Design cordic_magphase, start of the top module:
module cordic_magphase #(
    parameter integer INPUT_WIDTH      = 16,
    parameter integer INT_WIDTH        = 32,
    parameter integer ITERATIONS       = 32,
    parameter integer GAIN_FRAC_BITS   = 28,
    parameter integer OUTPUT_FRAC_BITS = 14
) (
    input  wire                          clk,
    input  wire                          rst_n,
    input  wire                          start,
    input  wire signed [INPUT_WIDTH-1:0] x_in,
    input  wire signed [INPUT_WIDTH-1:0] y_in,
    output reg                           busy,
    output reg                           done,
    output reg  signed [INT_WIDTH-1:0]   magnitude,
    output reg  signed [INT_WIDTH-1:0]   phase
);
For scale: roughly 160 flip-flops, ~100 I/O pins.
clock: 6.44 ns
lec_check: 0
cap_margin: 20
cell_pad_in_sites_detail_placement: 2
cell_pad_in_sites_global_placement: 1
core_aspect_ratio: 0.85
core_margin: 10
core_utilization: 19
cts_cluster_diameter: 112
max_routing_layer: met4
min_routing_layer: met2
place_density_lb_addon: 0.11
setup_slack_margin: 0.49
slew_margin: 20
tns_end_percent: 80
run.sh (not shown) runs the stock make flow with config.mk's settings and CLKGATE_MAP_FILE=.
The starting point finished with negative setup slack left.
Next try:
--- a/flow/config.mk
+++ b/flow/config.mk
@@ -7,3 +7,4 @@
 export LEC_CHECK = 0
-export CAP_MARGIN = 20
+export ABC_AREA = 1
+export CAP_MARGIN = 0
 export CELL_PAD_IN_SITES_DETAIL_PLACEMENT = 2
@@ -14,3 +15,3 @@
 export CTS_CLUSTER_DIAMETER = 112
-export MAX_ROUTING_LAYER = met4
+export MAX_ROUTING_LAYER = met5
 export MIN_ROUTING_LAYER = met2
The changed run reached the layout checks and failed them: negative setup slack.
Worst hold slack degrades by 0.014 ns.
Next try:
--- a/flow/config.mk
+++ b/flow/config.mk
@@ -7,6 +7,5 @@
 export LEC_CHECK = 0
-export ABC_AREA = 1
-export CAP_MARGIN = 0
+export CAP_MARGIN = 20
 export CELL_PAD_IN_SITES_DETAIL_PLACEMENT = 2
-export CELL_PAD_IN_SITES_GLOBAL_PLACEMENT = 1
+export CELL_PAD_IN_SITES_GLOBAL_PLACEMENT = 3
 export CORE_ASPECT_RATIO = 0.85
@@ -15,5 +14,3 @@
 export CTS_CLUSTER_DIAMETER = 112
-export MAX_ROUTING_LAYER = met5
 export MIN_ROUTING_LAYER = met2
-export PLACE_DENSITY_LB_ADDON = 0.11
 export SETUP_SLACK_MARGIN = 0.49
Result: The new run finished but fails on negative setup slack; via count came out lower by about 15%; clock skew went up by 0.0037 ns; count of clock-buffer cells in the layout is higher by 2; global-route usage goes down by 0.75 points; setup slack is worse by 0.96 ns; area after synthesis is lower by about 9%; cell area came out lower by about 4%; critical path depth decreases by 12.
Next try:
==> flow/config.mk (replaced) <==
export PLATFORM = sky130hd
export DESIGN_NAME = cordic_magphase
export DESIGN_NICKNAME = cordic_magphase
export VERILOG_FILES = /design/flow/design.v
export SDC_FILE = /design/flow/constraint.sdc
export NUM_CORES = 4
export LEC_CHECK = 0
export ABC_AREA = 1
export CAP_MARGIN = 20
export CELL_PAD_IN_SITES_DETAIL_PLACEMENT = 0
export CELL_PAD_IN_SITES_GLOBAL_PLACEMENT = 3
export CORE_ASPECT_RATIO = 1.42
export CORE_MARGIN = 10
export CORE_UTILIZATION = 39
export CTS_CLUSTER_DIAMETER = 304
export CTS_CLUSTER_SIZE = 98
export GPL_ROUTABILITY_DRIVEN = 0
export GPL_TIMING_DRIVEN = 0
export PLACE_DENSITY = 0.37
export SETUP_SLACK_MARGIN = -0.64
export SLEW_MARGIN = 20
export TNS_END_PERCENT = 15
The new run completed and failed the layout checks on negative setup slack.
Register-to-register slack gains 0.82 ns.

========
== wip/nickel ==
cordic_magphase again, from the RTL that the note above started with.
Settings: LEC_CHECK=0, CAP_MARGIN=20, CORE_MARGIN=2, CORE_UTILIZATION=72, CTS_CLUSTER_SIZE=49, MAX_ROUTING_LAYER=met4, PLACE_DENSITY_LB_ADDON=0.01, SLEW_MARGIN=30; clock period 8.45 ns.
Inputs modified between wip/nickel and wip/sierra:
Settings: CORE_UTILIZATION changed from 72 to 59; PLACE_DENSITY_LB_ADDON removed (was 0.01); SETUP_SLACK_MARGIN newly set to 3.75; SLEW_MARGIN changed from 30 to 20; CTS_CLUSTER_SIZE removed (was 49); MAX_ROUTING_LAYER removed (was met4); the clock period (ns, I/O delays scaled along) changed from 8.45 to 13.6.
--- outcome ---
Every stage of the flow completed for wip/sierra, and the final layout passed the timing, DRC and antenna checks.
Relative to wip/nickel, largest net degree at the start of global routing has decreased by 5 in wip/sierra.
Level count of the clock H-tree: wip/sierra vs wip/nickel identical
The timing endpoint of the critical path comes out phase[27] in one run and phase[2] in the other, namely in wip/nickel and wip/sierra respectively.
Going from wip/nickel to wip/sierra, the die area was enlarged.
Re number of cells in Yosys stat: no difference whatsoever between wip/nickel and wip/sierra.
Period utilization down 28 points in wip/sierra wrt wip/nickel
Compared with wip/nickel, in wip/sierra worst setup slack +3.98 ns; number of sequential storage elements held; routed wire length has decreased.
The inputs of wip/amber differ from those of wip/sierra as listed below.
Settings: SLEW_MARGIN: 20 -> 30; MAX_ROUTING_LAYER: unset -> met4; CORE_UTILIZATION: 59 -> 71; SETUP_SLACK_MARGIN: 3.75 -> unset; PLACE_DENSITY_LB_ADDON: unset -> 0.01; the clock period (ns, I/O delays scaled along): 13.6 -> 7.05.
==> comparison <==
The flow for wip/amber finished, though final verification flagged max-capacitance violations, max-slew violations, negative setup slack.
First element of the critical path: iter_cnt[1] -> wip/amber, iter_cnt[3] -> wip/sierra
Per the comparison of wip/amber with wip/sierra, height of the chip saw a decrease; cell count saw an increase; number of max-cap violations saw an increase; clock latency reported for the late side of the worst-skew pair saw an increase; placement-stage worst setup slack saw a decrease.
wip/amber vs. wip/sierra: worst relative slew slack now smaller, clock transition at the register clock pins on the worst setup and hold paths after CTS level, initial core utilization up 12 points.

========
Starting RTL as in the previous note.
Settings: LEC_CHECK=0, CAP_MARGIN=20, CELL_PAD_IN_SITES_DETAIL_PLACEMENT=0, CELL_PAD_IN_SITES_GLOBAL_PLACEMENT=0, CORE_ASPECT_RATIO=0.85, CORE_MARGIN=2, CORE_UTILIZATION=71, CTS_CLUSTER_DIAMETER=36, CTS_CLUSTER_SIZE=51, PLACE_DENSITY=0.35, SLEW_MARGIN=20; clock period 7.16 ns.
The starting point ended with an error in global routing, error GRT-0232.
Next try:
- CORE_UTILIZATION: 71 -> 65
- CTS_CLUSTER_DIAMETER: 36 -> 170
- CTS_CLUSTER_SIZE: 51 -> default
- PLACE_DENSITY: 0.35 -> default
- SETUP_SLACK_MARGIN: default -> 1.09
- clock period: 7.16 -> 7.91 ns (I/O delays scaled with it)
Effect: The new run completed, yet does not pass: negative setup slack. Synthesized cell count stays the same. Area after synthesis stays the same. Die area is higher by 9.0%.
Next try:
- CORE_UTILIZATION: 65 -> 71
- CTS_CLUSTER_DIAMETER: 170 -> 36
- CTS_CLUSTER_SIZE: default -> 50
- PLACE_DENSITY: default -> 0.35
- SETUP_SLACK_MARGIN: 1.09 -> default
- clock period: 7.91 -> 7.16 ns (I/O delays scaled with it)
=> With this change the flow never finished: it broke off in global routing. Area after synthesis does not change. Die area shrinks by 8.3%. Synthesized cell count does not change.
Next try:
- CORE_UTILIZATION: 71 -> 64
- CTS_CLUSTER_SIZE: 50 -> default
- PLACE_DENSITY: 0.35 -> default
- PLACE_DENSITY_LB_ADDON: default -> 0.16
With this change the flow ran to the end with violations: negative setup slack.
Area after synthesis is unchanged.
Die area came out higher by 11%.
Synthesized cell count does not change.
Next try:
- CELL_PAD_IN_SITES_DETAIL_PLACEMENT: 0 -> default
- CELL_PAD_IN_SITES_GLOBAL_PLACEMENT: 0 -> default
- CORE_ASPECT_RATIO: 0.85 -> default
- CORE_UTILIZATION: 64 -> 40
- CTS_CLUSTER_DIAMETER: 36 -> default
- PLACE_DENSITY_LB_ADDON: 0.16 -> default
- clock period: 7.16 -> 20.0 ns (I/O delays scaled with it)
With this change the flow completed without violations.
Register-to-register slack improved by 11000 ps.
Synthesized area stays the same.
Final area drops by about 15%.
Setup slack improved by 10000 ps.
Next try:
- clock period: 20.0 -> 10.7 ns (I/O delays scaled with it)
Flip-flop count does not change.
Clock skew hardly moves.
Cell area barely changes.
Hold slack gets better by 6.4 ps.

========
Starting RTL as in the previous note.
make LEC_CHECK=0 ABC_AREA=0 CAP_MARGIN=20 CELL_PAD_IN_SITES_GLOBAL_PLACEMENT=1 CORE_MARGIN=2 CORE_UTILIZATION=40 CTS_CLUSTER_DIAMETER=100 CTS_CLUSTER_SIZE=16 PLACE_DENSITY_LB_ADDON=0.06 SLEW_MARGIN=20 finish   # period 20.0 ns
Edit:
Settings changed: CORE_UTILIZATION 40 to 64, CTS_CLUSTER_DIAMETER 100 to 361, CTS_CLUSTER_SIZE 16 to 100, GPL_ROUTABILITY_DRIVEN from default to 0, PLACE_DENSITY_LB_ADDON 0.06 to 0.29, TNS_END_PERCENT from default to 20.
Flip-flop count does not change.
Cell area drops by about 1.8%.
Setup slack got worse by 0.32 ns.
Non-clock buffer count decreases by 13.
Global-route usage is higher by 11 points.
Core utilization grows by 25 points.
Wire length went down by about 11%.
Fmax fell by about 3%.
Edit:
Settings changed: CORE_UTILIZATION 64 to 40, CTS_CLUSTER_DIAMETER 361 to 395, SLEW_MARGIN 20 to 0.
=> The new run finished clean. Area after synthesis stays the same. Hold slack is worse by 0.022 ns. Clock skew grows by 0.0086 ns. Non-clock buffer count grows by 10. Via count shrinks by about 5%. Global-route usage shrinks by 13 points. Maximum frequency grows by about 7%. Register-to-register slack is better by 1.1 ns.
Edit:
Settings changed: CORE_UTILIZATION 40 to 33, CTS_CLUSTER_DIAMETER 395 to 360, GPL_ROUTABILITY_DRIVEN 0 to default, PLACE_DENSITY from default to 0.95, PLACE_DENSITY_LB_ADDON 0.29 to default, SLEW_MARGIN 0 to 20.
The new run passed the timing, DRC and antenna checks.
Flip-flop count stays the same.
Final area rose slightly.
Via count grows by a few percent.
Core utilization decreases by 7.4 points.
Maximum frequency fell by a few percent.
